==> flow/design.v <==
module aluDesign#(parameter W = 8, N = 4) (clk,rst,CE,MODE,CIN,INP_VALID,CMD,OPA,OPB, ERR,OV,COUT,G,L,E, RES);
    input clk,rst,CE,MODE,CIN;
    input [1:0] INP_VALID;
    input [N-1:0] CMD;
    input [W-1:0] OPA,OPB;
    output reg ERR,OV,COUT,G,L,E;
        output reg [2*W-1:0] RES;
        reg [2*W-1:0] res_comb;
    parameter INV_INP = 2'b00, OPA_VALID = 2'b01, OPB_VALID = 2'b10, OPA_AND_OPB_VALID = 2'b11;
    parameter SHIFT_W = $clog2(W);
    reg [W-1:0] opa_r,opb_r;
    reg [N-1:0] cmd_r;
    reg [1:0] valid_r;
    reg mode_r,cin_r;
    reg cout_comb,ov_comb,g_comb,l_comb,e_comb,err_comb;
    always@(posedge clk,posedge rst) begin
        if(rst) begin
            opa_r <= 0;
            opb_r <= 0;
            cmd_r <= 0;
            valid_r <= 0;
            cin_r <= 0;
            mode_r <= 0;
        end
        else if(CE) begin
            opa_r <= OPA;
            opb_r <= OPB;
            cmd_r <= CMD;
            valid_r <= INP_VALID;
            cin_r <= CIN;
            mode_r <= MODE;
       end
    end
    always@(*) begin
        if(CE) begin
            res_comb = 0;
            err_comb = 0;
            cout_comb = 0;
            ov_comb = 0;
            g_comb = 0;
            l_comb = 0;
            e_comb = 0;
            if(mode_r == 1) begin
                case(valid_r)
                    INV_INP : begin
                        res_comb = 0;
                        err_comb = 1;
                    end
                    OPA_VALID : begin
                        case(cmd_r)
                            4'b0100 : begin
                                res_comb = opa_r + 1;
                                cout_comb = res_comb[W];
                            end
                           4'b0101 : begin
                               res_comb = opa_r - 1;
                               ov_comb = res_comb[W];
                            end
                            default : err_comb = 1;
                        endcase
                    end
                    OPB_VALID : begin
                        case(cmd_r)
                            4'b0110 : begin
                                res_comb = opb_r + 1;
                                cout_comb = res_comb[W];
                            end
                            4'b0111 : begin
                                res_comb = opb_r - 1;
                                ov_comb = res_comb[W];
                            end
                            default : err_comb = 1;
                        endcase
                    end
                    OPA_AND_OPB_VALID : begin
                        case(cmd_r)
                            4'b0000 : begin
                                res_comb = opa_r + opb_r;
                                cout_comb = res_comb[W];
                            end
                            4'b0001 : begin
                                res_comb = opa_r - opb_r;
                                ov_comb = res_comb[W];
                            end
                            4'b0010 : begin
                                res_comb = opa_r + opb_r + cin_r;
                                cout_comb = res_comb[W];
                            end
                            4'b0011 : begin
                                res_comb = opa_r - opb_r - cin_r;
                                ov_comb = res_comb[W];
                            end
                            4'b1000 : begin
                                g_comb  = (opa_r > opb_r) ? 1:0;
                                l_comb = (opa_r < opb_r) ? 1:0;
                                e_comb = (opa_r == opb_r) ? 1:0;
                            end
                            4'b1001 : begin
                                res_comb = (opa_r + 1) * (opb_r + 1);
                            end
                            4'b1010 : begin
                                res_comb = (opa_r<<1) * (opb_r);
                            end
                            4'b1011 : begin
                                res_comb = $signed(opa_r) + $signed(opb_r);
                                ov_comb = (($signed(opa_r) > 0) && ($signed(opb_r) > 0) && ($signed(res_comb[W-1:0])<=0) || ($signed(opa_r) < 0) && ($signed(opb_r) < 0) && ($signed(res_comb[W-1:0]) >= 0));
                                g_comb  = ($signed(opa_r) > $signed(opb_r)) ? 1:0;
                                l_comb = ($signed(opa_r) < $signed(opb_r)) ? 1:0;
                                e_comb = ($signed(opa_r) == $signed(opb_r)) ? 1:0;
                            end
                            4'b1100 : begin
                                res_comb = $signed(opa_r) - $signed(opb_r);
                                ov_comb = (($signed(opa_r) > 0) && ($signed(opb_r) < 0) && ($signed(res_comb[W-1:0]) <= 0) || ($signed(opa_r) < 0) && ($signed(opb_r) > 0) && ($signed(res_comb[W-1:0]) >= 0));
                                g_comb  = ($signed(opa_r) > $signed(opb_r)) ? 1:0;
                                l_comb = ($signed(opa_r) < $signed(opb_r)) ? 1:0;
                                e_comb = ($signed(opa_r) == $signed(opb_r)) ? 1:0;
                            end
                            default : err_comb = 1;
                        endcase
                    end
                    default : err_comb = 1;
                endcase
            end
            else begin
                case(valid_r)
                    INV_INP : begin
                        res_comb = 0;
                        err_comb = 1;
                    end
                    OPA_VALID : begin
                        case(cmd_r)
                            4'b0110 : begin
                                res_comb = ~(opa_r);
                                res_comb[2*W-1 : 8] = 0;
                            end
                            4'b1000 : begin
                                res_comb = opa_r >> 1;
                            end
                            4'b1001 : begin
                                res_comb = opa_r << 1;
                            end
                            default : err_comb = 1;
                        endcase
                    end
                    OPB_VALID : begin
                        case(cmd_r)
                            4'b0111 : begin
                                res_comb = ~(opb_r);
                                res_comb[2*W-1 : 8] = 0;
                            end
                            4'b1010 : begin
                                res_comb = opb_r >> 1;
                            end
                            4'b1011 : begin
                                res_comb = opb_r << 1;
                            end
                            default : err_comb = 1;
                        endcase
                    end
                    OPA_AND_OPB_VALID : begin
                        case(cmd_r)
                            4'b0000 : begin
                                res_comb = opa_r & opb_r;
                            end
                            4'b0001 : begin
                                res_comb = ~(opa_r & opb_r);
                                res_comb[2*W-1 : 8] = 0;
                            end
                            4'b0010 : begin
                                res_comb = opa_r | opb_r;
                            end
                            4'b0011 : begin
                                res_comb = ~(opa_r | opb_r);
                                res_comb[2*W-1 : 8] = 0;
                            end
                            4'b0100 : begin
                                res_comb = opa_r ^ opb_r;
                            end
                            4'b0101 : begin
                                res_comb = ~(opa_r ^ opb_r);
                                res_comb[2*W-1 : 8] = 0;
                            end
                            4'b1100 : begin
                                if( |(opb_r[(W-1) : (SHIFT_W+1)])) begin
                                    err_comb = 1;
                                    res_comb = 0;
                                end
                                else
                                    res_comb = (opa_r << (opb_r[SHIFT_W-1:0])) | opa_r >> (W - (opb_r[SHIFT_W-1:0]));
                                    res_comb[2*W-1 : 8] = 0;
                            end
                            4'b1101 : begin
                                if( |(opb_r[(W-1) : (SHIFT_W+1)])) begin
                                    res_comb = 0;
                                    err_comb = 1;
                                end
                                else
                                    res_comb = (opa_r >> opb_r[SHIFT_W-1:0]) | opa_r << (W - opb_r[SHIFT_W-1:0]);
                                    res_comb[2*W-1 : 8] = 0;
                            end
                            default : err_comb = 1;
                        endcase
                    end
                    default : err_comb = 1;
                endcase
            end
        end
        else begin
           res_comb = 0;
           err_comb = 0;
           cout_comb = 0;
           ov_comb = 0;
           g_comb = 0;
           l_comb = 0;
           e_comb = 0;
        end
    end
    always@(posedge clk, posedge rst) begin
        if(rst) begin
            RES <= 0;
            COUT <= 0;
            OV <= 0;
            G <= 0;
            L <= 0;
            E <= 0;
            ERR  <= 0;
        end
        else if(CE) begin
            RES <= res_comb;
                COUT <= cout_comb;
                OV <= ov_comb;
                G <= g_comb;
                L <= l_comb;
                E <= e_comb;
                ERR  <= err_comb;
        end
    end
endmodule
==> flow/run.sh <==
#!/bin/bash
# the make line also repeats each setting of config.mk as NAME=value (left out here)
make -C /OpenROAD-flow-scripts/flow DESIGN_CONFIG=/design/flow/config.mk WORK_HOME=/design/flow/orfs CLKGATE_MAP_FILE= finish
==> flow/config.mk <==
export PLATFORM = sky130hd
export DESIGN_NAME = aluDesign
export DESIGN_NICKNAME = aluDesign
export VERILOG_FILES = /design/flow/design.v
export SDC_FILE = /design/flow/constraint.sdc
export NUM_CORES = 4
export LEC_CHECK = 0
export CAP_MARGIN = 20
export CELL_PAD_IN_SITES_DETAIL_PLACEMENT = 1
export CORE_ASPECT_RATIO = 0.52
export CORE_MARGIN = 2
export CORE_UTILIZATION = 70
export CTS_CLUSTER_DIAMETER = 84
export CTS_CLUSTER_SIZE = 48
export GPL_ROUTABILITY_DRIVEN = 0
export MAX_ROUTING_LAYER = met4
export PLACE_DENSITY_LB_ADDON = 0.04
export SLEW_MARGIN = 20
==> flow/constraint.sdc <==
create_clock -name core_clock -period 5.34 [get_ports {clk}]
set_input_delay 1.0680 -clock core_clock [delete_from_list [all_inputs] [get_ports {clk}]]
set_output_delay 1.0680 -clock core_clock [all_outputs]
set_load 0.01 [all_outputs]
==> flow_summary.json, run 1 <==
{
  "status": "stopped before the end",
  "stop_stage": "detailed placement",
  "firstError": "[ERROR DPL-0033] detailed placement checks failed during check placement.",
  "ff_type": "dfrtp_1",
  "yosysWarningCount": 1,
  "synth_nets": 1587,
  "synthesis.area_um2": 10600,
  "yosysMostFrequentCell": "nor2_1",
  "area_leaders": "fa_1, ha_1, dfrtp_1",
  "num_rows": 32,
  "die.size.y_um": 92.7,
  "synthAdderAreaFrac": 0.280,
  "yosys_cells": 1374,
  "ys_seq_frac": 0.109,
  "synth.area.mux_share": 0.0318,
  "top_area_frac": 0.162,
  "chip_area_um2": 16200,
  "ys_area_um2": 10600,
  "simple_gate_area_frac": 0.201,
  "async_flop_share": 1.00,
  "syn_inst": 1374,
  "synthAoiAreaFrac": 0.208,
  "numSynthFlops": 46,
  "ioPinCount": 49,
  "ys_types": 92,
  "avgSynthCellArea_um2": 7.71,
  "die_w_um": 175,
  "initial_core_util": 0.715,
  "common_cells": "nor2_1, inv_1, nand2_1, ha_1, fa_1",
  "largest_area_cell": "fa_1",
  "io_buffers": 48,
  "xor_share": 0.0783,
  "edf_count": 0,
  "core_area_um2": 14800,
  "ys_top_logic_family": "adder cells"
}
stage by stage:
step | std cells | hold WS, ns | area (um^2) | total power, mW | setup slack [ns]
after floorplan | 1374 | 0.517 | 10600 | 2.39 | 0.0180
after global placement | 1647 | 0.465 | 11700 | 3.26 | 0.00579
==> run 2, diff against run 1 <==
ABC_AREA = 1   (was unset)
CELL_PAD_IN_SITES_DETAIL_PLACEMENT = unset   (was 1)
CORE_ASPECT_RATIO = 1.74   (was 0.52)
CORE_MARGIN = 3   (was 2)
CORE_UTILIZATION = 58   (was 70)
CTS_CLUSTER_DIAMETER = 266   (was 84)
CTS_CLUSTER_SIZE = 98   (was 48)
GPL_ROUTABILITY_DRIVEN = unset   (was 0)
MAX_ROUTING_LAYER = unset   (was met4)
PLACE_DENSITY = 0.4   (was unset)
PLACE_DENSITY_LB_ADDON = unset   (was 0.04)
SETUP_SLACK_MARGIN = 0.39   (was unset)
SLEW_MARGIN = 0   (was 20)
TNS_END_PERCENT = 10   (was unset)
clock period = 6.0 ns   (was 5.34 ns; I/O delays follow)
==> run 2 against run 1 <==
The run now finishes clean. Synthesized cell count rose by 20%. Die size rose by 23%. Area after synthesis fell by 0.48%.
==> flow_summary.json, run 2 <==
{
  "status": "complete, no violations",
  "setup_viol": 0,
  "min_to": "RES[3]",
  "clock_latency_ns": 0.32,
  "yosys_cells": 1651,
  "ir_drop_uv": 414,
  "common_cells": "nand2_1, inv_1, nor2_1, o21ai_0, ha_1",
  "period_needed_ns": 5.44,
  "chip_area_um2": 19900,
  "power_frac_seq": 0.112,
  "cts-htree-levels": 2,
  "drcViolationCount": 0,
  "design_area_um2": 11900,
  "numSynthFlops": 46,
  "p_comb_frac": 0.785,
  "cp-start-kind": "register",
  "cap_violations": 0,
  "post-route-util": 0.671,
  "ys_top_logic_family": "simple AND/OR/NAND/NOR gates",
  "fin_crit_sh": 0.907,
  "core_area_um2": 17700,
  "end_kind": "register",
  "ff_type": "dfrtp_1",
  "edf_count": 0,
  "routed_wl_um": 47000,
  "path_cells": "buf_4 -> inv_2 -> ha_1 -> nand2_1 -> fa_1 -> inv_1 -> fa_1 -> ha_1 -> inv_1 -> fa_1 -> inv_1 -> fa_1 -> nor2_1 -> nor3b_1 -> a31oi_1 -> o21ai_0 -> a21oi_1 -> nand3_1 -> nand2_2 -> o2111ai_2 -> nand2_2 -> nand2_1",
  "initial_core_util": 0.596,
  "power_density_nw_per_um2": 278,
  "final_max_slew_viol_count": 0,
  "hold_viol_final": 0,
  "simple_gate_area_frac": 0.296,
  "critical-path-top-delay-family": "adder cells",
  "vias": 12500,
  "yosysMostFrequentCell": "nand2_1",
  "path_class": "reg2reg",
  "synthAoiAreaFrac": 0.166,
  "drtIter0Drc": 1808,
  "fill_cells": 1596,
  "min_path_type": "reg2reg",
  "cp_data_required_time_ns": 6.20,
  "netSwitchingFraction": 0.566,
  "area_leaders": "fa_1, nand2_1, ha_1",
  "area_delta_synth_final_pct": 12.5,
  "cp.depth": 22,
  "synth_nets": 1864,
  "grt_max_degree": 51,
  "cp_slowest_cell": "ha_1",
  "rrSetupSlack_ns": 0.56,
  "drtPass1Iterations": 18,
  "ant_nets": 0,
  "combGateArea_um2": 8190,
  "r2r_cells": 22,
  "critPathCapture": "RES[6]",
  "synthesis.area_um2": 10500,
  "power_frac_clock": 0.103,
  "cts_hold_buf": 0,
  "slowest_delay_ns": 0.55,
  "viasPerCell": 6.45,
  "max_slew.worst_pin.slew_ns": 1.16,
  "numClockSinks": 46,
  "die.size.y_um": 184,
  "grt_pass1_vias": 12700,
  "r2r-start": "opb_r[0]",
  "synthAdderAreaFrac": 0.282,
  "syn_inst": 1651,
  "arrival_ns": 5.64,
  "top_area_frac": 0.163,
  "regArea_um2": 1150,
  "path_buffers": 5,
  "avgSynthCellArea_um2": 6.39,
  "p_int_mw": 1.43,
  "grt.total_usage": 0.498,
  "routedWlPerCell_um": 24.2,
  "fin_nets": 1919,
  "num_rows": 64,
  "tns_ns": 0,
  "antenna_found_initial": 1,
  "grt_pass1_wl_um": 74100,
  "cts_buffer_depth": 2,
  "p_leak_nw": 6.27,
  "ioPinCount": 49,
  "warning_count": 49,
  "cts_root_buf": "clkbuf_16",
  "gp_congestion": 1.09,
  "power.total_mw": 3.30,
  "ys_seq_frac": 0.109,
  "place_inst": 1921,
  "crit_fanout": 10,
  "cts_tree": "yes",
  "async_flop_share": 1.00,
  "die_w_um": 108,
  "p_clk_mw": 0.339,
  "cts_buffers": 5,
  "ys_area_um2": 10500,
  "yosysWarningCount": 1,
  "timing.rr.end": "RES[6]",
  "xor_share": 0.0181,
  "p_sw_mw": 1.87,
  "hp-start": "RES[3]",
  "finClkSkew_ns": 0.00917,
  "pre_cts_ws_ns": 0.395,
  "setup_slack_ns": 0.556,
  "rsz0062_at_grt": "false",
  "io_buffers": 48,
  "ys_types": 49,
  "clock.fmax_ghz": 0.184,
  "whs_path_depth": 2,
  "overflow": 0,
  "synth.area.mux_share": 0,
  "place_area_um2": 11400,
  "stdcell_count": 1939,
  "clk_pin_slew_ns": 0.07,
  "power_leader": "combinational logic",
  "hpwl_um": 36100,
  "crit_top_cell": "fa_1",
  "pg_comb_mw": 2.59,
  "largest_area_cell": "fa_1",
  "max_slew_margin": 0.208,
  "hold_ws_ns": 0.486,
  "seq-power_mw": 0.370,
  "worstSetupStartpoint": "opb_r[0]"
}
run 2: cell type report:
class / count / area share
Multi-Input combinational cell: 1251 / 0.690
Sequential cell: 46 / 0.0972
Inverter: 298 / 0.0947
Antenna cell: 1 / 0.000211
Clock inverter: 3 / 0.00337
Tap cell: 231 / 0.0243
Timing Repair Buffer: 104 / 0.0801
Clock buffer: 5 / 0.0105
run 2: repair_timing:
action / CTS / global route
cloned: 0 / 1
buffers inserted: 0 / 7
pin swaps: 0 / 9
setup endpoints to repair: 1 / 10
gates resized: 1 / 51
run 2: layer usage:
metal | vias to the layer above | share of wire | GRT usage
met2 | 960 | 0.46 | 0.766
met5 | - | 0 | 0.00765
li1 | 5423 | - | -
met3 | 427 | 0.12 | 0.215
met4 | 0 | 0.12 | 0.450
met1 | 5694 | 0.30 | 0.502
==> run 3, diff against run 2 <==
ABC_AREA = unset   (was 1)
CAP_MARGIN = 40   (was 20)
CELL_PAD_IN_SITES_DETAIL_PLACEMENT = 2   (was unset)
CELL_PAD_IN_SITES_GLOBAL_PLACEMENT = 1   (was unset)
CORE_ASPECT_RATIO = 1.19   (was 1.74)
CORE_MARGIN = 2   (was 3)
CORE_UTILIZATION = 34   (was 58)
CTS_CLUSTER_DIAMETER = 177   (was 266)
CTS_CLUSTER_SIZE = 56   (was 98)
GPL_ROUTABILITY_DRIVEN = 1   (was unset)
GPL_TIMING_DRIVEN = 0   (was unset)
HOLD_SLACK_MARGIN = 0.13   (was unset)
PLACE_DENSITY = unset   (was 0.4)
PLACE_DENSITY_LB_ADDON = 0.19   (was unset)
SETUP_SLACK_MARGIN = unset   (was 0.39)
SLEW_MARGIN = 40   (was 0)
TNS_END_PERCENT = 5   (was 10)
clock period = 4.34 ns   (was 6.0 ns; I/O delays follow)
==> run 3 against run 2 <==
The layout now fails its checks (setup timing). Register-to-register slack worse by 1.7 ns. Final cell count is 1.8% lower. Sequential power is 39% higher. Clock power is 34% higher. First-iteration DRC count is 45% lower.
==> flow_summary.json, run 3 <==
{
  "status": "complete, but fails checks",
  "violations": "setup timing",
  "area_leaders": "fa_1, ha_1, dfrtp_1",
  "cp_data_required_time_ns": 4.54,
  "path_cells": "clkinv_2 -> xnor2_4 -> buf_4 -> nor2_1 -> fa_1 -> fa_1 -> fa_1 -> inv_1 -> fa_1 -> inv_1 -> ha_4 -> nor3_4 -> nor2_2 -> a31o_2 -> a21oi_2 -> xor2_2 -> o221a_2 -> o21ai_1",
  "power_frac_seq": 0.088,
  "cp-start-kind": "register",
  "end_kind": "register",
  "ioPinCount": 49,
  "xor_share": 0.0783,
  "min_to": "L",
  "place_area_um2": 11900,
  "timing.rr.end": "RES[14]",
  "vias": 12100,
  "overflow": 0,
  "drtIter0Drc": 997,
  "final_max_slew_viol_count": 0,
  "worstSetupStartpoint": "opb_r[7]",
  "r2r_cells": 18,
  "routed_wl_um": 61500,
  "core_area_um2": 30700,
  "fin_crit_sh": 1.27,
  "cts_hold_buf": 0,
  "p_clk_mw": 0.454,
  "grt_pass1_vias": 13400,
  "gp_congestion": 1.02,
  "pg_comb_mw": 4.87,
  "cp.depth": 18,
  "min_path_type": "reg2reg",
  "synthesis.area_um2": 10600,
  "arrival_ns": 5.72,
  "critical-path-top-delay-family": "adder cells",
  "clk_pin_slew_ns": 0.09,
  "period_needed_ns": 5.52,
  "ir_drop_uv": 763,
  "chip_area_um2": 32600,
  "clock_latency_ns": 0.33,
  "ant_nets": 0,
  "path_buffers": 4,
  "tns_ns": -11.20,
  "hp-start": "L",
  "finClkSkew_ns": 0.0175,
  "simple_gate_area_frac": 0.201,
  "rrSetupSlack_ns": -1.18,
  "synthAdderAreaFrac": 0.280,
  "ys_seq_frac": 0.109,
  "ys_area_um2": 10600,
  "critPathCapture": "RES[14]",
  "ff_type": "dfrtp_1",
  "drtPass1Iterations": 8,
  "ys_types": 92,
  "io_buffers": 48,
  "power_frac_clock": 0.078,
  "common_cells": "nor2_1, inv_1, nand2_1, ha_1, fa_1",
  "crit_top_cell": "fa_1",
  "grt_pass1_wl_um": 88700,
  "num_rows": 70,
  "syn_inst": 1374,
  "yosysMostFrequentCell": "nor2_1",
  "max_slew.worst_pin.slew_ns": 0.882,
  "yosysWarningCount": 1,
  "top_area_frac": 0.162,
  "warning_count": 50,
  "avgSynthCellArea_um2": 7.71,
  "seq-power_mw": 0.514,
  "netSwitchingFraction": 0.553,
  "whs_path_depth": 1,
  "design_area_um2": 13500,
  "rsz0062_at_grt": "true",
  "grt.total_usage": 0.369,
  "die.size.y_um": 197,
  "synth_nets": 1587,
  "routedWlPerCell_um": 32.3,
  "cts_buffers": 5,
  "viasPerCell": 6.34,
  "initial_core_util": 0.345,
  "p_comb_frac": 0.834,
  "async_flop_share": 1.00,
  "area_delta_synth_final_pct": 27.8,
  "cts-htree-levels": 2,
  "cts_tree": "yes",
  "power_density_nw_per_um2": 431,
  "max_slew_margin": 0.411,
  "p_int_mw": 2.61,
  "crit_fanout": 10,
  "r2r-start": "opb_r[7]",
  "fin_nets": 1720,
  "numSynthFlops": 46,
  "hpwl_um": 43700,
  "setup_viol": 13,
  "antenna_found_initial": 1,
  "drcViolationCount": 0,
  "synth.area.mux_share": 0.0318,
  "yosys_cells": 1374,
  "power_leader": "combinational logic",
  "setup_slack_ns": -1.18,
  "largest_area_cell": "fa_1",
  "ys_top_logic_family": "adder cells",
  "cts_root_buf": "clkbuf_16",
  "cap_violations": 0,
  "cp_slowest_cell": "dfrtp_1",
  "die_w_um": 166,
  "slowest_delay_ns": 0.58,
  "edf_count": 0,
  "p_sw_mw": 3.23,
  "path_class": "reg2reg",
  "numClockSinks": 46,
  "synthAoiAreaFrac": 0.208,
  "clock.fmax_ghz": 0.181,
  "hold_viol_final": 0,
  "grt_max_degree": 30,
  "cts_buffer_depth": 2,
  "p_leak_nw": 5.92
}
-- run 3: per-layer routing --
layer,up-vias,GRT usage,routed length [um]
met5,-,0,0
met4,0,0.285,5510
met3,271,0.0452,3650
met2,616,0.647,30200
met1,6210,0.407,22100
li1,4990,-,-
-- run 3: layout make-up --
cell class	instances	area [um^2]
inverters	162	662
plain buffers	73	612
clock buffers	5	125
clock inverters	3	28.8
multi-input cells	1091	9240
diodes	1	2.50
flip-flops and latches	46	1170
fillers	3477	17200
well taps	396	495
repair buffers	128	1210
-- run 3: per-stage QoR --
| step | power (mW) | std cells | hold WS [ns] | worst slack (ns) | util |
|---|---|---|---|---|---|
| CTS | 5.39 | 1887 | 0.500 | -0.987 | 0.430 |
| floorplan | 3.10 | 1374 | 0.517 | -0.608 | - |
| detailed placement | 4.48 | 1819 | 0.477 | -2.08 | 0.388 |
| global route | 6.18 | 1904 | 0.512 | -1.30 | 0.440 |
| global placement | 4.33 | 1818 | 0.470 | -2.00 | 0.386 |
| finish | 5.84 | 1905 | 0.502 | -1.18 | 0.441 |
-- run 3: repair_timing --
item,in CTS,in global routing
gates resized,127,42
pin swaps,33,37
endpoints found under the setup margin,13,13
gates cloned,0,0
setup buffers,62,17
==> run 4, diff against run 3 <==
CAP_MARGIN = 20   (was 40)
CELL_PAD_IN_SITES_DETAIL_PLACEMENT = unset   (was 2)
CELL_PAD_IN_SITES_GLOBAL_PLACEMENT = unset   (was 1)
CORE_ASPECT_RATIO = unset   (was 1.19)
CORE_UTILIZATION = 71   (was 34)
CTS_CLUSTER_DIAMETER = unset   (was 177)
CTS_CLUSTER_SIZE = unset   (was 56)
GPL_ROUTABILITY_DRIVEN = unset   (was 1)
GPL_TIMING_DRIVEN = unset   (was 0)
HOLD_SLACK_MARGIN = unset   (was 0.13)
PLACE_DENSITY = 0.37   (was unset)
PLACE_DENSITY_LB_ADDON = unset   (was 0.19)
SLEW_MARGIN = 20   (was 40)
TNS_END_PERCENT = unset   (was 5)
clock period = 5.62 ns   (was 4.34 ns; I/O delays follow)
==> run 4 against run 3 <==
Clock skew rose by 0.0017 ns. Sequential cell count did not move. The run now finishes clean. Combinational power fell by 44%. Area after synthesis did not move. Largest power group unchanged. Core utilization rose by 37 points. Maximum frequency rose by 2.0%. Final cell count fell by 15%. Final area fell by 13%. Worst setup slack improved by 1.4 ns.
==> flow_summary.json, run 4 <==
{
  "chip_area_um2": 15900,
  "largest_area_cell": "fa_1",
  "regArea_um2": 1170,
  "drtPass1Iterations": 13,
  "crit_fanout": 6,
  "area_leaders": "fa_1, ha_1, dfrtp_1",
  "ys_area_um2": 10600,
  "path_buffers": 6,
  "power_frac_clock": 0.108,
  "min_to": "RES[1]",
  "period_needed_ns": 5.41,
  "yosys_cells": 1374,
  "grt_pass1_wl_um": 61200,
  "die_w_um": 126,
  "simple_gate_area_frac": 0.201,
  "r2r_cells": 21,
  "finClkSkew_ns": 0.0192,
  "critPathCapture": "RES[14]",
  "drcViolationCount": 0,
  "ant_nets": 0,
  "cts-htree-levels": 2,
  "die.size.y_um": 126,
  "grt_pass1_vias": 11200,
  "numClockSinks": 46,
  "min_path_type": "reg2reg",
  "arrival_ns": 5.66,
  "hpwl_um": 29600,
  "r2r-start": "opb_r[1]",
  "yosysMostFrequentCell": "nor2_1",
  "cts_root_buf": "clkbuf_16",
  "avgSynthCellArea_um2": 7.71,
  "fill_cells": 986,
  "ir_drop_uv": 202,
  "power_density_nw_per_um2": 296,
  "slowest_delay_ns": 0.55,
  "clock_latency_ns": 0.32,
  "status": "complete, no violations",
  "routed_wl_um": 40400,
  "area_delta_synth_final_pct": 11.5,
  "synthesis.area_um2": 10600,
  "overflow": 0,
  "ys_top_logic_family": "adder cells",
  "hp-start": "RES[1]",
  "max_slew_margin": 0.289,
  "num_antenna_cells": 0,
  "xor_share": 0.0783,
  "tns_ns": 0,
  "clk_pin_slew_ns": 0.09,
  "initial_core_util": 0.729,
  "antenna_found_initial": 1,
  "p_leak_nw": 5.37,
  "cp.depth": 21,
  "synth_nets": 1587,
  "worstSetupStartpoint": "opb_r[1]",
  "ys_seq_frac": 0.109,
  "cts_tree": "yes",
  "cap_violations": 0,
  "critical-path-top-delay-family": "adder cells",
  "cp_slowest_cell": "fa_1",
  "numSynthFlops": 46,
  "synthAoiAreaFrac": 0.208,
  "final_max_slew_viol_count": 0,
  "common_cells": "nor2_1, inv_1, nand2_1, ha_1, fa_1",
  "ioPinCount": 49,
  "p_sw_mw": 1.88,
  "max_slew.worst_pin.slew_ns": 1.06,
  "async_flop_share": 1.00,
  "routedWlPerCell_um": 25.1,
  "syn_inst": 1374,
  "synthAdderAreaFrac": 0.280,
  "cp-start-kind": "register",
  "rrSetupSlack_ns": 0.21,
  "top_area_frac": 0.162,
  "power_frac_seq": 0.118,
  "cp_data_required_time_ns": 5.86,
  "viasPerCell": 7.19,
  "end_kind": "register",
  "ff_type": "dfrtp_1",
  "pg_comb_mw": 2.71,
  "edf_count": 0,
  "seq-power_mw": 0.413,
  "power.total_mw": 3.50,
  "p_clk_mw": 0.379,
  "power_leader": "combinational logic",
  "warning_count": 49,
  "path_class": "reg2reg",
  "vias": 11600,
  "clock.fmax_ghz": 0.185,
  "whs_path_depth": 1,
  "gp_congestion": 1.15,
  "setup_viol": 0,
  "hold_viol_final": 0,
  "p_comb_frac": 0.774,
  "p_int_mw": 1.62,
  "fin_nets": 1640,
  "synth.area.mux_share": 0.0318,
  "combGateArea_um2": 8600,
  "num_rows": 44,
  "grt.total_usage": 0.499,
  "io_buffers": 48,
  "cts_buffer_depth": 2,
  "drtIter0Drc": 2058,
  "cts_buffers": 5,
  "core_area_um2": 14500,
  "grt_max_degree": 52,
  "timing.rr.end": "RES[14]",
  "netSwitchingFraction": 0.538,
  "path_cells": "clkinv_2 -> nor3_1 -> xnor2_2 -> buf_4 -> nor2_1 -> fa_1 -> inv_1 -> fa_1 -> inv_1 -> fa_1 -> inv_1 -> fa_1 -> inv_1 -> ha_1 -> nor3_1 -> o21ai_0 -> a31o_2 -> a21oi_1 -> xor2_1 -> o221a_2 -> o21ai_0",
  "fin_crit_sh": 0.963,
  "ys_types": 92,
  "yosysWarningCount": 1
}
-- run 4: per-layer routing --
metal / GRT usage / share of wire / vias to the layer above
met5: 0.0124 / 0.00064 / -
met4: 0.301 / 0.092 / 2
met3: 0.198 / 0.15 / 363
met2: 0.738 / 0.41 / 1039
met1: 0.611 / 0.35 / 5343
li1: - / - / 4838
-- run 4: stage by stage --
stage | setup slack (ns) | hold WS, ns | cell area, um^2 | instances | utilization
2_1_floorplan | 0.0334 | 0.517 | 10600 | 1374 | -
3_3_place_gp | 0.256 | 0.463 | 11400 | 1596 | 0.787
3_5_place_dp | 0.0937 | 0.477 | 11400 | 1596 | 0.787
4_1_cts | 0.0718 | 0.495 | 11600 | 1604 | 0.798
5_1_grt | -0.0215 | 0.506 | 11800 | 1612 | 0.813
6_report | 0.205 | 0.494 | 11800 | 1612 | 0.813
-- run 4: layout make-up --
cell class | instances | area share
clock inverters | 2 | 0.00318
multi-input cells | 1091 | 0.728
repair buffers | 121 | 0.0880
well taps | 184 | 0.0195
inverters | 162 | 0.0519
flip-flops and latches | 46 | 0.0988
clock buffers | 6 | 0.0109
-- run 4: repair_timing --
action / 4_1_cts / 5_1_grt
buffers inserted: 0 / 8
resized: 0 / 33
endpoints found under the setup margin: 0 / 8
hold buffers: 0 / 0
==> run 5, diff against run 4 <==
CELL_PAD_IN_SITES_DETAIL_PLACEMENT = 0   (was unset)
CORE_ASPECT_RATIO = 0.5   (was unset)
CORE_MARGIN = 3   (was 2)
CORE_UTILIZATION = 58   (was 71)
CTS_CLUSTER_DIAMETER = 267   (was unset)
CTS_CLUSTER_SIZE = 95   (was unset)
GPL_ROUTABILITY_DRIVEN = 1   (was unset)
GPL_TIMING_DRIVEN = 1   (was unset)
MAX_ROUTING_LAYER = met4   (was unset)
PLACE_DENSITY = 0.38   (was 0.37)
SETUP_SLACK_MARGIN = 0.58   (was unset)
SLEW_MARGIN = 40   (was 20)
TNS_END_PERCENT = 20   (was unset)
clock period = 10.3 ns   (was 5.62 ns; I/O delays follow)
==> run 5 against run 4 <==
Worst setup slack better by 3.4 ns. Clock power decreased by 51%. Worst hold slack improved by 0.00090 ns. Total power down 47%. Final area is 3.5% lower. Still clean on timing, DRC and antenna. Largest cell class unchanged. First-iteration DRC count fell by 5.2%. Wire length rose by 2.4%. Clock-buffer cell count decreased by 1. Clock skew is 0.013 ns lower. Maximum frequency is 19% lower. Synthesized cell count unchanged. Largest power group unchanged. Combinational power is 46% lower.
==> flow_summary.json, run 5 <==
{
  "status": "complete, no violations",
  "tns_ns": 0,
  "core_area_um2": 17700,
  "routedWlPerCell_um": 25.6,
  "path_cells": "buf_4 -> clkinv_1 -> ha_2 -> nand2_1 -> fa_1 -> inv_1 -> fa_1 -> ha_1 -> inv_1 -> fa_1 -> inv_1 -> fa_1 -> a21o_1 -> a211oi_1 -> o21ai_0 -> a31o_2 -> a21oi_1 -> xor2_1 -> o221a_2 -> o21ai_0",
  "synthAdderAreaFrac": 0.280,
  "io_buffers": 48,
  "grt.total_usage": 0.427,
  "area_leaders": "fa_1, ha_1, dfrtp_1",
  "numSynthFlops": 46,
  "yosysWarningCount": 1,
  "avgSynthCellArea_um2": 7.71,
  "crit_top_cell": "fa_1",
  "yosysMostFrequentCell": "nor2_1",
  "p_comb_frac": 0.781,
  "edf_count": 0,
  "antenna_found_initial": 2,
  "postCtsSetupBuffers": 0,
  "min_path_type": "reg2reg",
  "ir_drop_uv": 101,
  "path_buffers": 5,
  "synthAoiAreaFrac": 0.208,
  "cts-resized-gates": 0,
  "async_flop_share": 1.00,
  "max_slew.worst_pin.slew_ns": 0.926,
  "die_w_um": 197,
  "final_max_slew_viol_count": 0,
  "cp_data_required_time_ns": 10.48,
  "clk_pin_slew_ns": 0.08,
  "gp_congestion": 1.07,
  "ys_top_logic_family": "adder cells",
  "slowest_delay_ns": 0.97,
  "stdcell_count": 1617,
  "common_cells": "nor2_1, inv_1, nand2_1, ha_1, fa_1",
  "rrSetupSlack_ns": 3.60,
  "ys_types": 92,
  "grt_max_degree": 63,
  "cts_buffers": 5,
  "xor_share": 0.0783,
  "pg_comb_mw": 1.45,
  "cts_hold_buf": 0,
  "simple_gate_area_frac": 0.201,
  "worstSetupStartpoint": "opb_r[1]",
  "overflow": 0,
  "drtPass1Iterations": 7,
  "viasPerCell": 6.83,
  "power_frac_clock": 0.101,
  "ys_area_um2": 10600,
  "clock.fmax_ghz": 0.149,
  "ant_nets": 0,
  "initial_core_util": 0.600,
  "min_to": "RES[1]",
  "setup_viol": 0,
  "whs_path_depth": 1,
  "ff_type": "dfrtp_1",
  "netSwitchingFraction": 0.552,
  "cap_violations": 0,
  "synthesis.area_um2": 10600,
  "finClkSkew_ns": 0.00643,
  "synth_nets": 1587,
  "end_kind": "register",
  "cp_slowest_cell": "ha_2",
  "grt_pass1_wl_um": 63100,
  "warning_count": 49,
  "grt_pass1_vias": 10800,
  "crit_fanout": 26,
  "critical-path-top-delay-family": "adder cells",
  "ioPinCount": 49,
  "cts_tree": "yes",
  "place_inst": 1606,
  "hpwl_um": 31600,
  "period_needed_ns": 6.70,
  "syn_inst": 1374,
  "p_leak_nw": 5.10,
  "fin_nets": 1593,
  "routed_wl_um": 41400,
  "drcViolationCount": 0,
  "cp-start-kind": "register",
  "clock_latency_ns": 0.31,
  "power_density_nw_per_um2": 163,
  "num_rows": 34,
  "die.size.y_um": 102,
  "cts-htree-levels": 2,
  "top_area_frac": 0.162,
  "p_sw_mw": 1.03,
  "area_delta_synth_final_pct": 7.56,
  "drtIter0Drc": 1952,
  "hp-start": "RES[1]",
  "fin_crit_sh": 0.650,
  "yosys_cells": 1374,
  "p_clk_mw": 0.187,
  "path_class": "reg2reg",
  "seq-power_mw": 0.220,
  "hold_viol_final": 0,
  "chip_area_um2": 20000,
  "cp.depth": 20,
  "r2r-start": "opb_r[1]",
  "ys_seq_frac": 0.109,
  "numClockSinks": 46,
  "p_int_mw": 0.834,
  "largest_area_cell": "fa_1",
  "power_frac_seq": 0.118,
  "max_slew_margin": 0.378,
  "vias": 11000,
  "power_leader": "combinational logic",
  "r2r_cells": 20,
  "cts_buffer_depth": 2,
  "rsz0062_at_grt": "false",
  "cts_root_buf": "clkbuf_16",
  "critPathCapture": "RES[14]",
  "synth.area.mux_share": 0.0318,
  "timing.rr.end": "RES[14]",
  "arrival_ns": 6.88
}
run 5: layer usage:
| metal | vias to the layer above | GRT usage | wire length (um) |
|---|---|---|---|
| met5 | - | - | 0 |
| met4 | 0 | 0.126 | 1510 |
| met3 | 156 | 0.163 | 6630 |
| met2 | 842 | 0.613 | 16700 |
| met1 | 5282 | 0.562 | 16500 |
| li1 | 4758 | - | - |
run 5: per-stage QoR:
stage / worst slack, ns / hold slack, ns / util / power [mW] / area, um^2
2_1_floorplan: 4.26 / 0.517 / - / 1.23 / 10600
3_5_place_dp: 3.50 / 0.477 / 0.636 / 1.61 / 11200
5_1_grt: 3.37 / 0.511 / 0.646 / 1.99 / 11400
4_1_cts: 3.47 / 0.497 / 0.645 / 1.81 / 11400
6_report: 3.60 / 0.495 / 0.646 / 1.86 / 11400
3_3_place_gp: 3.77 / 0.467 / 0.634 / 1.56 / 11200
run 5: area by class of cell:
class / instances / area [um^2]
Antenna cell: 2 / 5.00
Inverter: 162 / 611
Tap cell: 234 / 293
Multi-Input combinational cell: 1091 / 8520
Sequential cell: 46 / 1150
Clock inverter: 3 / 28.8
Clock buffer: 5 / 125
Timing Repair Buffer: 74 / 668
Fill cell: 1567 / 6250
==> run 6, diff against run 5 <==
CORE_ASPECT_RATIO = unset   (was 0.5)
CORE_MARGIN = 2   (was 3)
CORE_UTILIZATION = 63   (was 58)
CTS_CLUSTER_DIAMETER = 192   (was 267)
PLACE_DENSITY = unset   (was 0.38)
PLACE_DENSITY_LB_ADDON = 0.0   (was unset)
SETUP_SLACK_MARGIN = -0.81   (was 0.58)
TNS_END_PERCENT = 5   (was 20)
clock period = 8.53 ns   (was 10.3 ns; I/O delays follow)
==> run 6 against run 5 <==
First-iteration DRC count decreased by 19%. Critical path depth down 1. Synthesized cell count is the same. Worst setup slack lost 1.6 ns. Register-to-register slack got worse by 1.6 ns. Maximum frequency up 3.2%. Clock-buffer cell count is the same. Sequential power up about 30%. Area after synthesis unchanged. Core utilization grew 3.9 points. Sequential share of layout area rose by 0.096 points. Total power increased by 20%. Largest cell class unchanged. Highest routed layer unchanged.
==> flow_summary.json, run 6 <==
{
  "ir_drop_uv": 322,
  "met3_length_um": 5120,
  "clock_latency_ns": 0.32,
  "cp-start-kind": "register",
  "viasPerCell": 6.82,
  "drtIter0Drc": 1588,
  "xor_share": 0.0783,
  "ys_seq_frac": 0.109,
  "path_buffers": 5,
  "timing.rr.end": "RES[14]",
  "area_delta_synth_final_pct": 6.78,
  "die.size.y_um": 134,
  "r2r_cells": 19,
  "power.total_mw": 2.23,
  "fin_nets": 1586,
  "critPathCapture": "RES[14]",
  "area_leaders": "fa_1, ha_1, dfrtp_1",
  "vias": 10900,
  "antenna_found_initial": 0,
  "power_leader": "combinational logic",
  "cts_hold_buf": 0,
  "tns_ns": 0,
  "routed_wl_um": 37700,
  "min_to": "E",
  "cap_violations": 0,
  "avgSynthCellArea_um2": 7.71,
  "pg_comb_mw": 1.72,
  "stdcell_count": 1594,
  "power_frac_seq": 0.129,
  "common_cells": "nor2_1, inv_1, nand2_1, ha_1, fa_1",
  "warning_count": 47,
  "place_area_um2": 11100,
  "num_antenna_cells": 0,
  "ioPinCount": 49,
  "setup_viol": 0,
  "ys_area_um2": 10600,
  "cts_buffers": 5,
  "rsz0062_at_grt": "false",
  "cts-htree-levels": 2,
  "yosysMostFrequentCell": "nor2_1",
  "largest_area_cell": "fa_1",
  "synth_nets": 1587,
  "crit_fanout": 13,
  "simple_gate_area_frac": 0.201,
  "numSynthFlops": 46,
  "p_clk_mw": 0.218,
  "p_int_mw": 0.993,
  "critical-path-top-delay-family": "adder cells",
  "synthAoiAreaFrac": 0.208,
  "whs_path_depth": 1,
  "drcViolationCount": 0,
  "grt_pass1_vias": 10500,
  "power_frac_clock": 0.098,
  "worstSetupStartpoint": "opb_r[7]",
  "syn_inst": 1374,
  "hp-start": "E",
  "clock.fmax_ghz": 0.154,
  "crit_top_cell": "fa_1",
  "initial_core_util": 0.641,
  "synthesis.area_um2": 10600,
  "async_flop_share": 1.00,
  "hold_ws_ns": 0.494,
  "grt_max_degree": 52,
  "drtPass1Iterations": 9,
  "top_layer": "met4",
  "power_density_nw_per_um2": 197,
  "arrival_ns": 6.68,
  "wl_met2_um": 16000,
  "cts_root_buf": "clkbuf_16",
  "finClkSkew_ns": 0.0167,
  "place_inst": 1585,
  "hold_viol_final": 0,
  "ys_top_logic_family": "adder cells",
  "period_needed_ns": 6.49,
  "cts_tree": "yes",
  "ys_types": 92,
  "edf_count": 0,
  "yosysWarningCount": 1,
  "rrSetupSlack_ns": 2.04,
  "yosys_cells": 1374,
  "clk_pin_slew_ns": 0.09,
  "grt_pass1_wl_um": 59000,
  "top_area_frac": 0.162,
  "io_buffers": 48,
  "post-route-util": 0.685,
  "synth.area.mux_share": 0.0318,
  "max_slew.worst_pin.slew_ns": 0.875,
  "seq-power_mw": 0.287,
  "overflow": 0,
  "p_comb_frac": 0.773,
  "cts_buffer_depth": 2,
  "setup_slack_ns": 2.04,
  "die_w_um": 134,
  "cts-resized-gates": 0,
  "end_kind": "register",
  "num_rows": 47,
  "p_leak_nw": 5.06,
  "design_area_um2": 11300,
  "cp_slowest_cell": "dfrtp_1",
  "ant_nets": 0,
  "grt.total_usage": 0.443,
  "chip_area_um2": 17900,
  "p_sw_mw": 1.23,
  "path_class": "reg2reg",
  "ff_type": "dfrtp_1",
  "routedWlPerCell_um": 23.6,
  "gp_congestion": 1.10,
  "slowest_delay_ns": 0.84,
  "pre_cts_ws_ns": 1.83,
  "synthAdderAreaFrac": 0.280,
  "core_area_um2": 16500,
  "fin_crit_sh": 0.760,
  "postCtsSetupBuffers": 0,
  "path_cells": "clkinv_1 -> xnor2_1 -> buf_4 -> nand2b_1 -> fa_1 -> fa_1 -> inv_1 -> fa_1 -> inv_1 -> fa_1 -> inv_1 -> ha_1 -> o21ai_0 -> o21ai_0 -> a31o_2 -> a21oi_1 -> xor2_1 -> o221a_2 -> o21ai_0",
  "fill_cells": 1449,
  "netSwitchingFraction": 0.554,
  "numClockSinks": 46,
  "status": "complete, no violations",
  "min_path_type": "reg2reg",
  "cp_data_required_time_ns": 8.72,
  "r2r-start": "opb_r[7]",
  "final_max_slew_viol_count": 0,
  "max_slew_margin": 0.410,
  "cp.depth": 19,
  "met1Wirelength_um": 14000,
  "hpwl_um": 28100
}
-- run 6: layer usage --
| metal | up-vias | global-route usage |
|---|---|---|
| met5 | - | - |
| met4 | 0 | 0.245 |
| met3 | 224 | 0.104 |
| met2 | 826 | 0.640 |
| met1 | 5069 | 0.572 |
| li1 | 4748 | - |
-- run 6: area by class of cell --
| cell class | instances | area (um^2) | area share |
|---|---|---|---|
| clock inverters | 3 | 21.3 | 0.00188 |
| flip-flops and latches | 46 | 1160 | 0.102 |
| well taps | 220 | 275 | 0.0243 |
| inverters | 162 | 608 | 0.0537 |
| repair buffers | 67 | 622 | 0.0549 |
| multi-input cells | 1091 | 8510 | 0.752 |
| clock buffers | 5 | 125 | 0.0111 |
==> run 7, diff against run 6 <==
ABC_AREA = 1   (was unset)
CELL_PAD_IN_SITES_DETAIL_PLACEMENT = unset   (was 0)
CORE_UTILIZATION = 62   (was 63)
CTS_CLUSTER_DIAMETER = 333   (was 192)
CTS_CLUSTER_SIZE = 98   (was 95)
GPL_ROUTABILITY_DRIVEN = unset   (was 1)
GPL_TIMING_DRIVEN = unset   (was 1)
MAX_ROUTING_LAYER = unset   (was met4)
PLACE_DENSITY = 0.36   (was unset)
PLACE_DENSITY_LB_ADDON = unset   (was 0.0)
SETUP_SLACK_MARGIN = 1.16   (was -0.81)
SLEW_MARGIN = 20   (was 40)
TNS_END_PERCENT = unset   (was 5)
clock period = 3.9 ns   (was 8.53 ns; I/O delays follow)
==> run 7 against run 6 <==
The flow now stops in global routing. Area after synthesis down 0.48%. Synthesized cell count up 20%. Die size up 1.1%.
==> flow_summary.json, run 7 <==
{
  "avgSynthCellArea_um2": 6.39,
  "yosysMostFrequentCell": "nand2_1",
  "hpwl_um": 34500,
  "cts_buffer_depth": 2,
  "synthAdderAreaFrac": 0.282,
  "io_buffers": 48,
  "synthesis.area_um2": 10500,
  "cts_buffers": 5,
  "xor_share": 0.0181,
  "synth.area.mux_share": 0,
  "die.size.y_um": 134,
  "numClockSinks": 46,
  "num_rows": 47,
  "ys_top_logic_family": "simple AND/OR/NAND/NOR gates",
  "pre_cts_ws_ns": -1.24,
  "largest_area_cell": "fa_1",
  "top_area_frac": 0.163,
  "cts-htree-levels": 2,
  "cts_root_buf": "clkbuf_16",
  "synth_nets": 1864,
  "synthAoiAreaFrac": 0.166,
  "syn_inst": 1651,
  "yosys_cells": 1651,
  "ys_area_um2": 10500,
  "area_leaders": "fa_1, nand2_1, ha_1",
  "ys_types": 49,
  "ff_type": "dfrtp_1",
  "chip_area_um2": 18100,
  "ioPinCount": 49,
  "gp_congestion": 1.08,
  "ys_seq_frac": 0.109,
  "edf_count": 0,
  "numSynthFlops": 46,
  "yosysWarningCount": 1,
  "initial_core_util": 0.636,
  "async_flop_share": 1.00,
  "common_cells": "nand2_1, inv_1, nor2_1, o21ai_0, ha_1",
  "core_area_um2": 16600,
  "simple_gate_area_frac": 0.296,
  "die_w_um": 134,
  "status": "stopped before the end",
  "stop_stage": "global routing"
}
==> run 7: timing repair <==
item                                    CTS
endpoints found under the setup margin   19
hold buffers                              0
resized                                 114
hold endpoints to repair                  0
pin swaps                                53
buffers inserted                         22
==> run 7: through the flow <==
step	hold WS (ns)	total power, mW	util	std cells	area [um^2]
CTS	0.491	5.96	0.813	2072	13500
detailed placement	0.471	5.01	0.765	2042	12700
global placement	0.465	4.85	0.765	2042	12700
floorplan	0.476	3.31	-	1651	10900
==> run 8, diff against run 7 <==
CAP_MARGIN = 0   (was 20)
CORE_UTILIZATION = 69   (was 62)
CTS_CLUSTER_DIAMETER = 378   (was 333)
CTS_CLUSTER_SIZE = 58   (was 98)
HOLD_SLACK_MARGIN = 0.27   (was unset)
PLACE_DENSITY = unset   (was 0.36)
SETUP_SLACK_MARGIN = 0.91   (was 1.16)
clock period = 3.54 ns   (was 3.9 ns; I/O delays follow)
==> run 8 against run 7 <==
Area after synthesis stayed put. Synthesized cell count stayed put. The flow again stops in global routing. Die size is 9.8% lower.
==> flow_summary.json, run 8 <==
{
  "status": "stopped before the end",
  "stop_stage": "global routing",
  "firstError": "[ERROR GRT-0116] Global routing finished with congestion. Check the congestion regions in the DRC Viewer.",
  "cts_root_buf": "clkbuf_16",
  "overflow": 83,
  "ys_types": 49,
  "io_buffers": 48,
  "synthesis.area_um2": 10500,
  "num_rows": 45,
  "die.size.y_um": 128,
  "chip_area_um2": 16300,
  "ioPinCount": 49,
  "hpwl_um": 32700,
  "async_flop_share": 1.00,
  "synthAoiAreaFrac": 0.166,
  "die_w_um": 128,
  "yosys_cells": 1651,
  "largest_area_cell": "fa_1",
  "synthAdderAreaFrac": 0.282,
  "ys_seq_frac": 0.109,
  "top_area_frac": 0.163,
  "gp_congestion": 1.23,
  "yosysWarningCount": 1,
  "ys_area_um2": 10500,
  "area_leaders": "fa_1, nand2_1, ha_1",
  "cts-htree-levels": 2,
  "initial_core_util": 0.699,
  "core_area_um2": 15100,
  "cts_buffers": 5,
  "cts_buffer_depth": 2,
  "numSynthFlops": 46,
  "common_cells": "nand2_1, inv_1, nor2_1, o21ai_0, ha_1",
  "grt.total_usage": 0.764,
  "simple_gate_area_frac": 0.296,
  "syn_inst": 1651,
  "ff_type": "dfrtp_1",
  "xor_share": 0.0181,
  "edf_count": 0,
  "synth_nets": 1864,
  "ys_top_logic_family": "simple AND/OR/NAND/NOR gates",
  "synth.area.mux_share": 0,
  "yosysMostFrequentCell": "nand2_1",
  "numClockSinks": 46,
  "pre_cts_ws_ns": -1.51,
  "avgSynthCellArea_um2": 6.39
}
-- run 8: stage by stage --
step / util / instances / area (um^2)
after floorplan: - / 1651 / 10900
after global placement: 0.841 / 2014 / 12700
after detailed placement: 0.841 / 2014 / 12700
after CTS: 0.916 / 2077 / 13800
-- run 8: repair_timing --
item / 4_1_cts
setup buffers: 55
pin swaps: 76
hold endpoints to repair: 0
setup endpoints to repair: 21
resized: 142
hold buffers: 0
-- run 8: layer usage --
layer,overflow,GRT usage
met4,30,0.748
met1,2,0.762
met5,0,0.285
met3,1,0.604
met2,50,0.943
==> run 9, diff against run 8 <==
ABC_AREA = unset   (was 1)
CAP_MARGIN = 20   (was 0)
CELL_PAD_IN_SITES_DETAIL_PLACEMENT = 0   (was unset)
CTS_CLUSTER_DIAMETER = 28   (was 378)
CTS_CLUSTER_SIZE = 95   (was 58)
GPL_ROUTABILITY_DRIVEN = 0   (was unset)
GPL_TIMING_DRIVEN = 1   (was unset)
HOLD_SLACK_MARGIN = unset   (was 0.27)
MAX_ROUTING_LAYER = met4   (was unset)
PLACE_DENSITY_LB_ADDON = 0.08   (was unset)
SETUP_SLACK_MARGIN = -0.32   (was 0.91)
SLEW_MARGIN = 40   (was 20)
TNS_END_PERCENT = 5   (was unset)
clock period = 5.04 ns   (was 3.54 ns; I/O delays follow)
==> run 9 against run 8 <==
The layout now fails its checks (setup timing). Synthesized cell count is 17% lower. Area after synthesis is 0.49% higher. Die size is 0.47% higher.
==> flow_summary.json, run 9 <==
{
  "status": "complete, but fails checks",
  "violations": "setup timing",
  "ff_type": "dfrtp_1",
  "fin_crit_sh": 1.05,
  "avgSynthCellArea_um2": 7.71,
  "cp_data_required_time_ns": 5.23,
  "netSwitchingFraction": 0.521,
  "ioPinCount": 49,
  "yosysWarningCount": 1,
  "drcViolationCount": 0,
  "ir_drop_uv": 269,
  "grt_pass1_vias": 11200,
  "place_inst": 1658,
  "synthAdderAreaFrac": 0.280,
  "cts_tree": "yes",
  "numClockSinks": 46,
  "slowest_delay_ns": 0.56,
  "numSynthFlops": 46,
  "path_cells": "nand3_4 -> or3_1 -> and2_1 -> or2_2 -> fa_1 -> inv_1 -> fa_1 -> inv_1 -> fa_1 -> fa_1 -> inv_1 -> ha_4 -> a211oi_4 -> o21ai_1 -> a31o_2 -> a21oi_1 -> xor2_1 -> o221a_2 -> o21ai_1",
  "power_frac_clock": 0.093,
  "fill_cells": 1044,
  "num_rows": 45,
  "edf_count": 0,
  "core_area_um2": 15100,
  "p_sw_mw": 2.15,
  "initial_core_util": 0.702,
  "end_kind": "register",
  "final_max_slew_viol_count": 0,
  "grt_max_degree": 51,
  "common_cells": "nor2_1, inv_1, nand2_1, ha_1, fa_1",
  "fin_nets": 1692,
  "vias": 11700,
  "p_comb_frac": 0.796,
  "cts-htree-levels": 2,
  "cts_buffer_depth": 2,
  "p_int_mw": 1.98,
  "r2r-start": "opa_r[0]",
  "arrival_ns": 5.47,
  "timing.rr.end": "RES[14]",
  "setup_slack_ns": -0.247,
  "critPathCapture": "RES[14]",
  "p_leak_nw": 5.61,
  "finClkSkew_ns": 0.00407,
  "syn_inst": 1374,
  "synthAoiAreaFrac": 0.208,
  "io_buffers": 48,
  "ys_area_um2": 10600,
  "die_w_um": 128,
  "r2r_cells": 19,
  "routed_wl_um": 39400,
  "max_slew_margin": 0.252,
  "power_frac_seq": 0.110,
  "rrSetupSlack_ns": -0.25,
  "grt.total_usage": 0.497,
  "ys_seq_frac": 0.109,
  "path_buffers": 3,
  "seq-power_mw": 0.457,
  "place_area_um2": 11900,
  "area_delta_synth_final_pct": 15.4,
  "warning_count": 49,
  "cap_violations": 0,
  "setup_viol": 9,
  "clk_pin_slew_ns": 0.08,
  "tns_ns": -1.52,
  "hold_viol_final": 0,
  "cts_buffers": 5,
  "crit_fanout": 4,
  "min_to": "E",
  "yosysMostFrequentCell": "nor2_1",
  "ys_top_logic_family": "adder cells",
  "path_class": "reg2reg",
  "crit_top_cell": "fa_1",
  "grt_pass1_wl_um": 60800,
  "power_leader": "combinational logic",
  "top_area_frac": 0.162,
  "simple_gate_area_frac": 0.201,
  "worstSetupStartpoint": "opa_r[0]",
  "viasPerCell": 7.01,
  "overflow": 0,
  "hp-start": "E",
  "rsz0062_at_grt": "true",
  "hpwl_um": 29400,
  "min_path_type": "reg2reg",
  "pg_comb_mw": 3.30,
  "drtIter0Drc": 2315,
  "critical-path-top-delay-family": "adder cells",
  "yosys_cells": 1374,
  "synthesis.area_um2": 10600,
  "power.total_mw": 4.14,
  "cp.depth": 19,
  "stdcell_count": 1669,
  "drtPass1Iterations": 21,
  "ys_types": 92,
  "ant_nets": 0,
  "pre_cts_ws_ns": -0.306,
  "period_needed_ns": 5.29,
  "whs_path_depth": 1,
  "antenna_found_initial": 1,
  "p_clk_mw": 0.385,
  "area_leaders": "fa_1, ha_1, dfrtp_1",
  "synth.area.mux_share": 0.0318,
  "async_flop_share": 1.00,
  "cp-start-kind": "register",
  "xor_share": 0.0783,
  "clock_latency_ns": 0.31,
  "clock.fmax_ghz": 0.189,
  "die.size.y_um": 128,
  "design_area_um2": 12200,
  "max_slew.worst_pin.slew_ns": 1.11,
  "power_density_nw_per_um2": 338,
  "synth_nets": 1587,
  "cts_root_buf": "clkbuf_16",
  "cts_hold_buf": 0,
  "routedWlPerCell_um": 23.6,
  "cp_slowest_cell": "fa_1",
  "largest_area_cell": "fa_1",
  "chip_area_um2": 16400
}
[run 9: per-stage QoR]
stage          utilization  hold WS, ns
4_1_cts              0.798        0.497
5_1_grt              0.810        0.512
3_5_place_dp         0.787        0.480
3_3_place_gp         0.787        0.465
6_report             0.810        0.495
2_1_floorplan            -        0.517
[run 9: area by class of cell]
cell class	count	area, um^2	share of cell area
Clock buffer	5	125	0.0102
Inverter	162	612	0.0500
Antenna cell	1	2.50	0.000205
Multi-Input combinational cell	1091	8640	0.707
Sequential cell	46	1160	0.0948
Tap cell	188	235	0.0192
Clock inverter	3	28.8	0.00235
Timing Repair Buffer	173	1420	0.116
[run 9: what timing repair did]
item	in CTS	in global routing
gates cloned	0	0
pin swaps	0	3
resized	1	33
setup endpoints to repair	2	9
setup buffers	0	4
[run 9: routing by layer]
metal / up-vias / wire (um) / GRT usage
met2: 1007 / 16100 / 0.701
met4: 0 / 3220 / 0.277
met1: 5389 / 13800 / 0.610
met3: 333 / 6320 / 0.193
met5: - / 0 / -
li1: 4966 / - / -
==> run 10, diff against run 9 <==
CELL_PAD_IN_SITES_DETAIL_PLACEMENT = unset   (was 0)
CORE_UTILIZATION = 71   (was 69)
CTS_CLUSTER_DIAMETER = 396   (was 28)
CTS_CLUSTER_SIZE = 98   (was 95)
GPL_ROUTABILITY_DRIVEN = unset   (was 0)
GPL_TIMING_DRIVEN = unset   (was 1)
MAX_ROUTING_LAYER = unset   (was met4)
PLACE_DENSITY = 0.37   (was unset)
PLACE_DENSITY_LB_ADDON = unset   (was 0.08)
SETUP_SLACK_MARGIN = unset   (was -0.32)
SLEW_MARGIN = 20   (was 40)
TNS_END_PERCENT = unset   (was 5)
clock period = 5.43 ns   (was 5.04 ns; I/O delays follow)
==> run 10 against run 9 <==
Still fails the layout checks on setup timing. Die size shrank 2.7%. Worst setup slack better by 0.23 ns. Clock skew up 0.017 ns. Clock power is 2% higher. Area after synthesis unchanged. Synthesized cell count did not move. Maximum frequency is 3.0% lower. Via count shrank 1.2%. Final cell count fell by 2.6%. Sequential cell count did not move. Critical endpoint unchanged. Largest power group unchanged.
==> flow_summary.json, run 10 <==
{
  "status": "complete, but fails checks",
  "violations": "setup timing",
  "drtPass1Iterations": 10,
  "ir_drop_uv": 245,
  "hpwl_um": 29300,
  "ys_seq_frac": 0.109,
  "cap_violations": 0,
  "yosys_cells": 1374,
  "cp_slowest_cell": "fa_1",
  "fill_cells": 954,
  "num_rows": 44,
  "power_density_nw_per_um2": 319,
  "chip_area_um2": 15900,
  "fin_crit_sh": 1.00,
  "final_max_slew_viol_count": 0,
  "cp.depth": 19,
  "p_leak_nw": 5.44,
  "clock.fmax_ghz": 0.184,
  "syn_inst": 1374,
  "pg_comb_mw": 3.00,
  "seq-power_mw": 0.421,
  "hold_viol_final": 0,
  "yosysMostFrequentCell": "nor2_1",
  "cts_buffer_depth": 2,
  "top_area_frac": 0.162,
  "fin_nets": 1653,
  "arrival_ns": 5.65,
  "ff_type": "dfrtp_1",
  "p_sw_mw": 2.05,
  "p_comb_frac": 0.786,
  "power_frac_clock": 0.103,
  "whs_path_depth": 1,
  "p_clk_mw": 0.394,
  "viasPerCell": 7.11,
  "drcViolationCount": 0,
  "max_slew.worst_pin.slew_ns": 1.07,
  "cts_hold_buf": 0,
  "power_leader": "combinational logic",
  "avgSynthCellArea_um2": 7.71,
  "num_antenna_cells": 0,
  "path_cells": "nand4_1 -> or3_4 -> and2_1 -> buf_4 -> nor2_1 -> fa_1 -> fa_1 -> fa_1 -> inv_1 -> fa_1 -> inv_1 -> ha_1 -> nor3_2 -> nor2_1 -> a31o_2 -> a21oi_2 -> xor2_1 -> o221a_2 -> o21ai_0",
  "simple_gate_area_frac": 0.201,
  "finClkSkew_ns": 0.0210,
  "vias": 11600,
  "common_cells": "nor2_1, inv_1, nand2_1, ha_1, fa_1",
  "numSynthFlops": 46,
  "path_class": "reg2reg",
  "drtIter0Drc": 2175,
  "initial_core_util": 0.729,
  "place_inst": 1609,
  "xor_share": 0.0783,
  "setup_slack_ns": -0.0191,
  "grt_pass1_wl_um": 61200,
  "power_frac_seq": 0.110,
  "cts-htree-levels": 2,
  "hold_ws_ns": 0.491,
  "largest_area_cell": "fa_1",
  "die_w_um": 126,
  "routedWlPerCell_um": 25.0,
  "synthesis.area_um2": 10600,
  "r2r-start": "opa_r[6]",
  "area_delta_synth_final_pct": 12.9,
  "post-route-util": 0.824,
  "routed_wl_um": 40600,
  "worstSetupStartpoint": "opa_r[6]",
  "end_kind": "register",
  "max_slew_margin": 0.278,
  "stdcell_count": 1625,
  "rrSetupSlack_ns": -0.02,
  "r2r_cells": 19,
  "critical-path-top-delay-family": "adder cells",
  "numClockSinks": 46,
  "warning_count": 50,
  "die.size.y_um": 126,
  "cts_root_buf": "clkbuf_16",
  "ant_nets": 0,
  "grt_max_degree": 47,
  "clock_latency_ns": 0.33,
  "antenna_found_initial": 0,
  "synth_nets": 1587,
  "grt_pass1_vias": 10900,
  "timing.rr.end": "RES[14]",
  "area_leaders": "fa_1, ha_1, dfrtp_1",
  "ioPinCount": 49,
  "crit_fanout": 6,
  "core_area_um2": 14500,
  "min_path_type": "reg2reg",
  "rsz0062_at_grt": "true",
  "min_to": "E",
  "cp-start-kind": "register",
  "path_buffers": 3,
  "edf_count": 0,
  "ys_top_logic_family": "adder cells",
  "synth.area.mux_share": 0.0318,
  "hp-start": "E",
  "slowest_delay_ns": 0.57,
  "async_flop_share": 1.00,
  "p_int_mw": 1.77,
  "yosysWarningCount": 1,
  "pre_cts_ws_ns": -0.00860,
  "cts_buffers": 5,
  "grt.total_usage": 0.499,
  "period_needed_ns": 5.45,
  "overflow": 0,
  "netSwitchingFraction": 0.538,
  "synthAdderAreaFrac": 0.280,
  "setup_viol": 1,
  "synthAoiAreaFrac": 0.208,
  "critPathCapture": "RES[14]",
  "ys_area_um2": 10600,
  "crit_top_cell": "fa_1",
  "cts_tree": "yes",
  "gp_congestion": 1.10,
  "clk_pin_slew_ns": 0.09,
  "io_buffers": 48,
  "cp_data_required_time_ns": 5.63,
  "ys_types": 92
}
## run 10: layout make-up
type,instances,area (um^2),area share
well taps,184,230,0.0192
multi-input cells,1091,8680,0.725
repair buffers,134,1120,0.0937
clock inverters,3,43.8,0.00366
flip-flops and latches,46,1160,0.0969
inverters,162,613,0.0512
clock buffers,5,125,0.0105
## run 10: what timing repair did
item	CTS	global route
buffers inserted	0	8
endpoints found under the setup margin	1	8
gates resized	3	42
pin swaps	0	7
## run 10: through the flow
step	total power [mW]	TNS, ns	instance area (um^2)
2_1_floorplan	2.35	0	10600
6_report	3.82	-0.0191	12000
4_1_cts	3.51	0	11700
3_3_place_gp	3.00	0	11500
3_5_place_dp	3.09	-0.00860	11500
5_1_grt	4.06	-0.354	12000
## run 10: routing by layer
| metal | track usage | up-vias | wire [um] |
|---|---|---|---|
| li1 | - | 4872 | - |
| met1 | 0.635 | 5296 | 14000 |
| met2 | 0.740 | 1062 | 16900 |
| met3 | 0.178 | 317 | 6380 |
| met4 | 0.265 | 4 | 3200 |
| met5 | 0.0650 | - | 142 |
==> run 11, diff against run 10 <==
CELL_PAD_IN_SITES_DETAIL_PLACEMENT = 2   (was unset)
CORE_MARGIN = 6   (was 2)
CORE_UTILIZATION = 16   (was 71)
CTS_CLUSTER_DIAMETER = 192   (was 396)
CTS_CLUSTER_SIZE = 29   (was 98)
GPL_ROUTABILITY_DRIVEN = 1   (was unset)
GPL_TIMING_DRIVEN = 1   (was unset)
MAX_ROUTING_LAYER = met4   (was unset)
PLACE_DENSITY = 0.54   (was 0.37)
SETUP_SLACK_MARGIN = 0.58   (was unset)
clock period = 10.3 ns   (was 5.43 ns; I/O delays follow)
==> run 11 against run 10 <==
Now clean on timing, DRC and antenna. Combinational power is 49% lower. Core utilization fell by 64 points. Sequential share of layout area decreased by 0.22 points. Register-to-register slack gained 2.6 ns.
==> flow_summary.json, run 11 <==
{
  "status": "complete, no violations",
  "p_comb_frac": 0.792,
  "xor_share": 0.0783,
  "num_rows": 93,
  "timing.rr.end": "RES[14]",
  "top_area_frac": 0.162,
  "cp_slowest_cell": "ha_1",
  "ys_seq_frac": 0.109,
  "viasPerCell": 4.95,
  "power_leader": "combinational logic",
  "io_buffers": 48,
  "cts-resized-gates": 0,
  "fin_nets": 1596,
  "min_to": "E",
  "path_class": "reg2reg",
  "chip_area_um2": 72600,
  "async_flop_share": 1.00,
  "cp.depth": 20,
  "p_leak_nw": 5.11,
  "period_needed_ns": 7.75,
  "yosysMostFrequentCell": "nor2_1",
  "avgSynthCellArea_um2": 7.71,
  "cp_data_required_time_ns": 10.53,
  "finClkSkew_ns": 0.0153,
  "clock.fmax_ghz": 0.129,
  "grt.total_usage": 0.143,
  "path_buffers": 4,
  "grt_pass1_vias": 12600,
  "pg_comb_mw": 1.54,
  "slowest_delay_ns": 1.19,
  "critPathCapture": "RES[14]",
  "rrSetupSlack_ns": 2.55,
  "gp_congestion": 0.998,
  "ir_drop_uv": 82.8,
  "hp-start": "E",
  "p_clk_mw": 0.186,
  "netSwitchingFraction": 0.568,
  "drtIter0Drc": 974,
  "cts_buffer_depth": 2,
  "ys_types": 92,
  "drtPass1Iterations": 5,
  "yosys_cells": 1374,
  "ys_top_logic_family": "adder cells",
  "ys_area_um2": 10600,
  "warning_count": 47,
  "edf_count": 0,
  "synthAdderAreaFrac": 0.280,
  "num_antenna_cells": 0,
  "area_leaders": "fa_1, ha_1, dfrtp_1",
  "combGateArea_um2": 8490,
  "crit_fanout": 26,
  "antenna_found_initial": 0,
  "seq-power_mw": 0.219,
  "synthesis.area_um2": 10600,
  "whs_path_depth": 1,
  "clock_latency_ns": 0.33,
  "critical-path-top-delay-family": "adder cells",
  "routed_wl_um": 52000,
  "r2r_cells": 20,
  "ff_type": "dfrtp_1",
  "r2r-start": "opb_r[1]",
  "setup_viol": 0,
  "cts_tree": "yes",
  "ant_nets": 0,
  "routedWlPerCell_um": 23.2,
  "common_cells": "nor2_1, inv_1, nand2_1, ha_1, fa_1",
  "ioPinCount": 49,
  "die_w_um": 269,
  "crit_top_cell": "ha_1",
  "initial_core_util": 0.163,
  "overflow": 0,
  "stdcell_count": 2239,
  "rsz0062_at_grt": "false",
  "p_int_mw": 0.841,
  "drcViolationCount": 0,
  "syn_inst": 1374,
  "hold_viol_final": 0,
  "simple_gate_area_frac": 0.201,
  "max_slew.worst_pin.slew_ns": 1.19,
  "tns_ns": 0,
  "arrival_ns": 7.98,
  "synth_nets": 1587,
  "final_max_slew_viol_count": 0,
  "synthAoiAreaFrac": 0.208,
  "cts_root_buf": "clkbuf_16",
  "numClockSinks": 46,
  "hpwl_um": 40000,
  "worstSetupStartpoint": "opb_r[1]",
  "end_kind": "register",
  "fill_cells": 7679,
  "area_delta_synth_final_pct": 14.8,
  "power_frac_seq": 0.113,
  "power_frac_clock": 0.096,
  "regArea_um2": 1150,
  "path_cells": "clkinv_1 -> ha_1 -> nand2_1 -> fa_1 -> inv_1 -> ha_1 -> ha_1 -> inv_1 -> fa_1 -> inv_1 -> ha_1 -> fa_1 -> a21o_1 -> a211oi_1 -> o21ai_0 -> a31o_2 -> a21oi_1 -> xor2_1 -> o221a_2 -> o21ai_0",
  "grt_pass1_wl_um": 80100,
  "clk_pin_slew_ns": 0.08,
  "largest_area_cell": "fa_1",
  "postCtsSetupBuffers": 0,
  "vias": 11100,
  "synth.area.mux_share": 0.0318,
  "die.size.y_um": 269,
  "cts_buffers": 5,
  "place_inst": 2231,
  "min_path_type": "reg2reg",
  "core_area_um2": 64900,
  "cap_violations": 0,
  "yosysWarningCount": 1,
  "p_sw_mw": 1.11,
  "fin_crit_sh": 0.752,
  "power_density_nw_per_um2": 160,
  "numSynthFlops": 46,
  "grt_max_degree": 62,
  "cts_hold_buf": 0,
  "max_slew_margin": 0.200,
  "cp-start-kind": "register",
  "cts-htree-levels": 2
}
==> run 11: through the flow <==
step / hold slack, ns / instance area (um^2) / total power, mW / util / setup WS (ns)
2_1_floorplan: 0.517 / 10600 / 1.23 / - / 4.26
3_3_place_gp: 0.475 / 12000 / 1.61 / 0.185 / 3.16
3_5_place_dp: 0.491 / 12000 / 1.74 / 0.185 / 2.71
4_1_cts: 0.515 / 12200 / 1.95 / 0.187 / 2.67
5_1_grt: 0.535 / 12200 / 2.10 / 0.187 / 2.20
6_report: 0.503 / 12200 / 1.95 / 0.187 / 2.55
==> run 11: final cells by class <==
type	count	area share
Clock buffer	5	0.0103
Tap cell	855	0.0879
Timing Repair Buffer	77	0.0570
Clock inverter	3	0.00206
Multi-Input combinational cell	1091	0.698
Inverter	162	0.0500
Sequential cell	46	0.0947
==> run 11: layer usage <==
layer / track usage / vias up / wire length, um
met3: 0.0217 / 186 / 3390
met1: 0.171 / 5657 / 21100
met4: 0.0603 / 0 / 2580
li1: - / 4749 / -
met2: 0.240 / 494 / 25000
met5: - / - / 0
Power and IR drop assume default switching activity.
